==> run Y <==
==> flow/design.v <==
module segdec(input logic [3:0] in, output logic [6:0] out);
	always_comb
	begin
		case (in)
			4'b0000 :
				out = 7'b0111111;  
			4'b0001 :
				out = 7'b0000110;  
			4'b0010 :
				out = 7'b1011011;  
			4'b0011 :
				out = 7'b1001111;  
			4'b0100 :
				out = 7'b1100110;  
			4'b0101 :
				out = 7'b1101101;  
			4'b0110 :
				out = 7'b1111100;  
			4'b0111 :
				out = 7'b0000111;  
			4'b1000 :
				out = 7'b1111111;  
			4'b1001 :
				out = 7'b1100111;  
			4'b1010 :
				out = 7'b1000000;
			default :
				out = 7'b0000000;
    		endcase
	end
endmodule
module bin_to_bcd(input logic [7:0] in, output logic [3:0][6:0] disp);
logic[3:0] sign_num, units, tens, hundreds;
logic[7:0] num;
logic sign;
always_comb
begin
	sign = in[$high(in)];
	if(sign)  
		num = 0 - in;
	else
		num = in;
	hundreds = num / 100;
	num = num - (hundreds)*100;  
	tens = num / 10;
	num = num - (tens)*10;  
	units = num;
end
always_comb
	if(sign)
		sign_num = 4'hA;
	else
		sign_num = 4'hF;
segdec signdec
(
	.in(sign_num),
	.out(disp[3])
);
segdec hundreddec
(
	.in(hundreds),
	.out(disp[2])
);
segdec tendec
(
	.in(tens),
	.out(disp[1])
);
segdec unitdec
(
	.in(units),
	.out(disp[0])
);
endmodule
module debounce #(parameter int COUNT=500000) (input logic clk, signal_in, output logic signal_out);
logic prev_signal;
int unsigned cnt;
always_ff @(posedge clk)
begin
	if(prev_signal != signal_in)
	begin
		cnt <= 0;  
	end
	else if(cnt >= COUNT)
	begin
		cnt <= 0;  
		signal_out <= signal_in;
	end
	else
	begin
		cnt <= cnt +1;
	end
	prev_signal <= signal_in;
end
endmodule
module read_sm(input logic clk, reset_n, handshake, run, output logic read, done);
enum {HALT, WAIT_1, WAIT_0, DONE} state;
always_ff @(posedge clk, negedge reset_n)
begin
	if(!reset_n)
	begin
		state <= HALT;
		read <= 0;
	end
	else
	begin
		read <= 0;
		unique case(state)
			HALT : if(run) state <= WAIT_1;
			WAIT_1 :
			begin
				if(handshake)
				begin
					state <= WAIT_0;
					read <= '1;  
				end
			end
			WAIT_0 : if(!handshake) state <= DONE;
			DONE : state <= HALT;
		endcase
	end
end
always_comb
	if(state == DONE)
		done = 1;
	else
		done = 0;
endmodule
module sm(input logic clk, input logic [10-1:0] SW, input logic [8-1:0] re_res, im_res, output logic [8-1:0] LED, output logic [8-1:0] re_a, im_a, re_q, im_q);
typedef enum {REAL_A, IMAG_A, REAL_Q, IMAG_Q, DISP_REAL, DISP_IMAG} stateType;
stateType state;
logic reset_n;
logic handshake;
logic [8-1:0] data_in;
always_comb
begin
	reset_n = SW[$high(SW)];
	handshake = SW[$high(SW) -1];
	data_in =  SW[$high(SW) -2 : $low(SW)];
end
logic read_run, read_trigger, read_done;
read_sm re_sm0
(
	.clk(clk),
	.reset_n(reset_n),
	.handshake(handshake),
	.run(read_run),
	.read(read_trigger),
	.done(read_done)
);
always_comb
	read_run = (state == REAL_A) || (state == IMAG_A) || (state == REAL_Q) || (state == IMAG_Q);
always_ff @(posedge clk, negedge reset_n)
begin
	if(!reset_n)
		state <= REAL_A;
	else
	begin
		unique case(state)
			REAL_A: if(read_done) state <= IMAG_A;
			IMAG_A: if(read_done) state <= REAL_Q;
			REAL_Q: if(read_done) state <= IMAG_Q;
			IMAG_Q: if(read_done) state <= DISP_REAL;
			DISP_REAL : if(handshake == 1) state <= DISP_IMAG;
			DISP_IMAG : if(handshake == 0) state <= REAL_A;
		endcase
	end
end
always_ff @(posedge clk)
begin
	if(read_trigger)
	begin
		unique case(state)
			REAL_A: re_a <= data_in;
			IMAG_A: im_a <= data_in;
			REAL_Q: re_q <= data_in;
			IMAG_Q: im_q <= data_in;
			default: ;
		endcase
	end
end
always_comb
begin
	if(state == DISP_REAL)
		LED = re_res;
	else if(state == DISP_IMAG)
		LED = im_res;
	else
		LED = '0;
end
endmodule
module mult(input logic signed [(2*8 -1)-1:0] re_x, im_x, re_y, im_y, output logic signed [2*(2*8 -1)-1:0] re_z, im_z);
logic signed [(2*8 -1)-1:0] a,b,c,d;
always_comb
begin
	a = re_x;
	b = im_x;
	c = re_y;
	d = im_y;
end
logic signed [2*(2*8 -1)-1:0] ac, bd, ad, bc;
always_comb
begin
	ac = a*c;
	bd = b*d;
	ad = a*d;
	bc = b*c;
	re_z = ac - bd;
	im_z = ad + bc;
end
endmodule
module cmplx_mult(
input logic clk,
input logic [10-1:0] switches,
output logic [8-1:0] LED,
output logic [6:0] HEX0,
output logic [6:0] HEX1,
output logic [6:0] HEX2,
output logic [6:0] HEX3,
output logic [6:0] HEX4,
output logic [6:0] HEX5,
output logic [6:0] HEX6,
output logic [6:0] HEX7);
logic [8-1:0] re_a, im_a, re_q, im_q;
logic [8-1:0] re_res, im_res;
logic [10-1:0] SW;
always_comb
	SW[$high(SW)-2:$low(SW)] = switches[$high(switches)-2:$low(switches)];
debounce #(.COUNT(1000)) db0
(
	.clk(clk),
	.signal_in(switches[$high(switches)]),
	.signal_out(SW[$high(SW)])
);
debounce #(.COUNT(1000)) db1
(
	.clk(clk),
	.signal_in(switches[$high(switches)-1]),
	.signal_out(SW[$high(SW)-1])
);
sm sm0 (.*);
logic signed [(2*8 -1)-1:0] re_x, im_x, re_y, im_y;
logic signed [2*(2*8 -1)-1:0] re_z, im_z;
localparam INPUT_SHIFT = (2*8 -1) - 8;
localparam OUTPUT_LOW = 2*INPUT_SHIFT -1;
localparam OUTPUT_HIGH = OUTPUT_LOW + 8 -1;
always_comb
begin
	re_x = $signed(re_a);
	im_x = $signed(im_a);
	re_y = $signed(re_q) << INPUT_SHIFT;
	im_y = $signed(im_q) << INPUT_SHIFT;
	re_res = re_z[OUTPUT_HIGH : OUTPUT_LOW];
	im_res = im_z[OUTPUT_HIGH : OUTPUT_LOW];
end
mult mult0
(.*);
logic [3:0][6:0] sw_hex;
always_comb
begin
	HEX0 = ~ sw_hex[0];  
	HEX1 = ~ sw_hex[1];  
	HEX2 = ~ sw_hex[2];  
	HEX3 = ~ sw_hex[3];  
end
bin_to_bcd sw_disp
(
	.in(SW[7:0]),
	.disp(sw_hex)
);
logic [3:0][6:0] led_hex;
always_comb
begin
	HEX4 = ~ led_hex[0];  
	HEX5 = ~ led_hex[1];  
	HEX6 = ~ led_hex[2];  
	HEX7 = ~ led_hex[3];  
end
bin_to_bcd led_disp
(
	.in(LED),
	.disp(led_hex)
);
endmodule
==> flow/run.sh <==
#!/bin/bash
# the make line also repeats each setting of config.mk as NAME=value (left out here)
make -C /OpenROAD-flow-scripts/flow DESIGN_CONFIG=/design/flow/config.mk WORK_HOME=/design/flow/orfs CLKGATE_MAP_FILE= finish
==> flow/config.mk <==
export PLATFORM = sky130hd
export DESIGN_NAME = cmplx_mult
export DESIGN_NICKNAME = cmplx_mult
export VERILOG_FILES = /design/flow/design.v
export SDC_FILE = /design/flow/constraint.sdc
export NUM_CORES = 4
export LEC_CHECK = 0
export ABC_AREA = 1
export CAP_MARGIN = 20
export CORE_ASPECT_RATIO = 1.37
export CORE_MARGIN = 9
export CORE_UTILIZATION = 38
export GPL_TIMING_DRIVEN = 0
export MAX_ROUTING_LAYER = met5
export PLACE_DENSITY_LB_ADDON = 0.29
export SETUP_SLACK_MARGIN = 0.73
export SLEW_MARGIN = 20
==> flow/constraint.sdc <==
create_clock -name core_clock -period 15.7 [get_ports {clk}]
set_input_delay 3.1400 -clock core_clock [delete_from_list [all_inputs] [get_ports {clk}]]
set_output_delay 3.1400 -clock core_clock [all_outputs]
set_load 0.01 [all_outputs]
==> inputs of run G, as changes to run Y <==
Settings changed: ABC_AREA 1 to unset, CAP_MARGIN 20 to 40, CORE_ASPECT_RATIO 1.37 to unset, CORE_MARGIN 9 to 2, CORE_UTILIZATION 38 to 69, CTS_CLUSTER_DIAMETER set to 96, CTS_CLUSTER_SIZE set to 41, GPL_TIMING_DRIVEN 0 to 1, MAX_ROUTING_LAYER met5 to met4, PLACE_DENSITY set to 0.64, PLACE_DENSITY_LB_ADDON 0.29 to unset, SETUP_SLACK_MARGIN 0.73 to 4.69.
==> inputs of run M, as changes to run Y <==
Settings changed: CORE_ASPECT_RATIO 1.37 to unset, CORE_MARGIN 9 to 2, CORE_UTILIZATION 38 to 72, GPL_TIMING_DRIVEN 0 to unset, MAX_ROUTING_LAYER met5 to unset, PLACE_DENSITY set to 0.41, PLACE_DENSITY_LB_ADDON 0.29 to unset, SETUP_SLACK_MARGIN 0.73 to unset.
==> flow/constraint.sdc (replaced) <==
create_clock -name core_clock -period 28.5 [get_ports {clk}]
set_input_delay 5.7000 -clock core_clock [delete_from_list [all_inputs] [get_ports {clk}]]
set_output_delay 5.7000 -clock core_clock [all_outputs]
set_load 0.01 [all_outputs]
==> inputs of run K, as changes to run Y <==
Settings changed: ABC_AREA 1 to unset, CORE_ASPECT_RATIO 1.37 to unset, CORE_MARGIN 9 to 2, CORE_UTILIZATION 38 to 58, GPL_TIMING_DRIVEN 0 to unset, MAX_ROUTING_LAYER met5 to unset, PLACE_DENSITY set to 0.6, PLACE_DENSITY_LB_ADDON 0.29 to unset, SETUP_SLACK_MARGIN 0.73 to unset.
==> flow/constraint.sdc (replaced) <==
create_clock -name core_clock -period 11.1 [get_ports {clk}]
set_input_delay 2.2200 -clock core_clock [delete_from_list [all_inputs] [get_ports {clk}]]
set_output_delay 2.2200 -clock core_clock [all_outputs]
set_load 0.01 [all_outputs]
==> job_summary.md <==
## PnR job results

| Metric | Value |
|---|---|
| GR Util met1 | `0.4634` |
| CLK BUF | `9` |
| Critical path fanouts, max | `7` |
| Startpoint types | `flip-flop` |
| Status | `timing/DRC/antenna clean` |
| YS chip area | `16050 um^2` |
| Vias per std cell | `around 6.1` |
| Nonclk buf count | `around 310` |
| Buffering overhead | `0.1204` |
| Crit path DRT | `roughly 13 ns` |
| Fmax achieved | `roughly 65 MHz` |
| Fill cell count | `989` |
That was run G.
==> job_summary.md <==
## PnR job results

| Metric | Value |
|---|---|
| Status | `timing/DRC/antenna clean` |
| Fmax achieved | `69.43 MHz` |
| Buffering overhead | `0.08197` |
| Crit path DRT | `12.56 ns` |
| CLK BUF | `10` |
| Startpoint types | `flip-flop` |
| GR Util met1 | `0.1810` |
| Critical path fanouts, max | `6` |
| Inverters | `686` |
| YS chip area | `about 17000 um^2` |
| Setup crit start | `sm0.re_q[0]$_DFFE_PP_` |
| Vias per std cell | `4.618` |
| Nonclk buf count | `roughly 180` |
That was run Y.
==> job_summary.md <==
## PnR job results

| Metric | Value |
|---|---|
| Buffering overhead | `0.03445` |
| Status | `timing/DRC/antenna clean` |
| CLK BUF | `9` |
| Crit path DRT | `about 23 ns` |
| YS chip area | `about 17000 um^2` |
| Fill cell count | `roughly 1800` |
| Nonclk buf count | `63` |
That was run M.
==> job_summary.md <==
## PnR job results

| Metric | Value |
|---|---|
| Fmax achieved | `slightly above 70 MHz` |
| Fill cell count | `1764` |
| Crit path DRT | `between 8 and 9 ns` |
| CLK BUF | `9` |
| Critical path fanouts, max | `8` |
| Status | `failed layout checks` |
| Vias per std cell | `approximately 5.2` |
| GR Util met1 | `0.3853` |
| Failed Checks | `negative setup slack` |
| Worst setup margin | `-2.865 ns` |
| Buffering overhead | `0.1838` |
| Nonclk buf count | `between 500 and 600` |
| Final setup viols | `21` |
| CP delay by family, top | `adder cells` |
| Startpoint types | `flip-flop` |
That was run K.

==> harbor: inputs <==
Starts from the design.v that is shown in full above.
==> flow/config.mk <==
export PLATFORM = sky130hd
export DESIGN_NAME = cmplx_mult
export DESIGN_NICKNAME = cmplx_mult
export VERILOG_FILES = /design/flow/design.v
export SDC_FILE = /design/flow/constraint.sdc
export NUM_CORES = 4
export LEC_CHECK = 0
export ABC_AREA = 1
export CAP_MARGIN = 20
export CELL_PAD_IN_SITES_DETAIL_PLACEMENT = 1
export CELL_PAD_IN_SITES_GLOBAL_PLACEMENT = 1
export CORE_ASPECT_RATIO = 0.92
export CORE_MARGIN = 2
export CORE_UTILIZATION = 40
export CTS_CLUSTER_DIAMETER = 217
export MAX_ROUTING_LAYER = met4
export MIN_ROUTING_LAYER = met2
export SETUP_SLACK_MARGIN = 2.34
export SLEW_MARGIN = 0
export TNS_END_PERCENT = 5
==> flow/constraint.sdc <==
create_clock -name core_clock -period 11.0 [get_ports {clk}]
set_input_delay 2.2000 -clock core_clock [delete_from_list [all_inputs] [get_ports {clk}]]
set_output_delay 2.2000 -clock core_clock [all_outputs]
set_load 0.01 [all_outputs]
run.sh (not shown) runs the stock make flow with config.mk's settings and CLKGATE_MAP_FILE=.
==> inputs of raven, as changes to harbor <==
==> flow/config.mk (replaced) <==
export PLATFORM = sky130hd
export DESIGN_NAME = cmplx_mult
export DESIGN_NICKNAME = cmplx_mult
export VERILOG_FILES = /design/flow/design.v
export SDC_FILE = /design/flow/constraint.sdc
export NUM_CORES = 4
export LEC_CHECK = 0
export ABC_AREA = 1
export CAP_MARGIN = 20
export CORE_MARGIN = 2
export CORE_UTILIZATION = 72
export CTS_CLUSTER_DIAMETER = 373
export CTS_CLUSTER_SIZE = 98
export PLACE_DENSITY = 0.41
export SLEW_MARGIN = 20
==> flow/constraint.sdc (replaced) <==
create_clock -name core_clock -period 18.1 [get_ports {clk}]
set_input_delay 3.6200 -clock core_clock [delete_from_list [all_inputs] [get_ports {clk}]]
set_output_delay 3.6200 -clock core_clock [all_outputs]
set_load 0.01 [all_outputs]
==> inputs of yarrow, as changes to harbor <==
==> flow/config.mk (replaced) <==
export PLATFORM = sky130hd
export DESIGN_NAME = cmplx_mult
export DESIGN_NICKNAME = cmplx_mult
export VERILOG_FILES = /design/flow/design.v
export SDC_FILE = /design/flow/constraint.sdc
export NUM_CORES = 4
export LEC_CHECK = 0
export CAP_MARGIN = 20
export CORE_MARGIN = 2
export CORE_UTILIZATION = 72
export PLACE_DENSITY = 0.66
export SLEW_MARGIN = 20
==> flow/constraint.sdc (replaced) <==
create_clock -name core_clock -period 14.4 [get_ports {clk}]
set_input_delay 2.8800 -clock core_clock [delete_from_list [all_inputs] [get_ports {clk}]]
set_output_delay 2.8800 -clock core_clock [all_outputs]
set_load 0.01 [all_outputs]
==> summary of the runs <==
Count of clock-buffer cells in the layout: harbor is lower than raven (1).
raven ran to the end with no violations. harbor produced a layout that fails on negative setup slack. yarrow ended with an error in global routing on GRT-0232.
Of harbor and raven, harbor has the higher final area (gap 26%, measured against raven).
In sequential cell count, raven and harbor do not differ.
Of harbor and raven, raven has the higher hold slack (gap 0.024 ns).
In raven the clock skew is higher than in harbor, by 0.0056 ns.
In raven the first-iteration DRC count is smaller than in harbor, by about 60%.
Against raven, the critical path depth of harbor is higher by 5.
In raven the utilization is higher than in harbor, by 23 points.
Synthesized cell count is the same in harbor and raven.

==> branch cedar: inputs <==
Starts from the design.v that is shown in full above.
clock: 8.24 ns
lec_check: 0
cap_margin: 20
core_margin: 2
core_utilization: 72
cts_cluster_size: 15
place_density_lb_addon: 0.05
setup_slack_margin: 2.36
slew_margin: 20
==> inputs of branch lagoon, as changes to branch cedar <==
Settings changed: CORE_UTILIZATION 72 to 56, CTS_CLUSTER_SIZE 15 to unset, PLACE_DENSITY set to 0.6, PLACE_DENSITY_LB_ADDON 0.05 to unset, SETUP_SLACK_MARGIN 2.36 to unset.
==> flow/constraint.sdc (replaced) <==
create_clock -name core_clock -period 28.5 [get_ports {clk}]
set_input_delay 5.7000 -clock core_clock [delete_from_list [all_inputs] [get_ports {clk}]]
set_output_delay 5.7000 -clock core_clock [all_outputs]
set_load 0.01 [all_outputs]
==> comparison <==
- Branch lagoon finished clean. Branch cedar failed in clock tree synthesis (4_1_cts).
- Synthesized area is the same in branch lagoon and branch cedar.
- Of branch cedar and branch lagoon, branch lagoon has the higher die size (gap about 22%, measured against branch lagoon).
- Synthesized cell count is the same in branch cedar and branch lagoon.
==> figures <==
quantity	branch cedar	branch lagoon
Status	aborted with a tool error	finished clean
Failing step	clock tree synthesis (4_1_cts)	-
Total die area	23500 um2	30000 um2
Total placed instance area	20400 um2	17100 um2
Final weighted congestion in routability-driven placement	0.994	0.844
Die outline height	153 um	173 um
X dimension of the die	153 um	173 um
Row count	54	61
Flops out of synthesis	111	111
Top FF cell, synth	dfxtp_1	dfxtp_1
Post-place setup slack	-5.81 ns	6.34 ns
Total placed cells including tap cells	2486	2221
Basic Gates by Area	16.7%	16.7%
Synthesized chip area reported by yosys	16000 um2	16000 um2
Fp_density	73.5%	57.3%
Final HPWL DP	42000 um	26300 um
Average cell area after synthesis	8.99 um2	8.99 um2
Ports placed on the boundary	75	75
Core Footprint	21800 um2	28000 um2
Cell area after synthesis	16000 um2	16000 um2
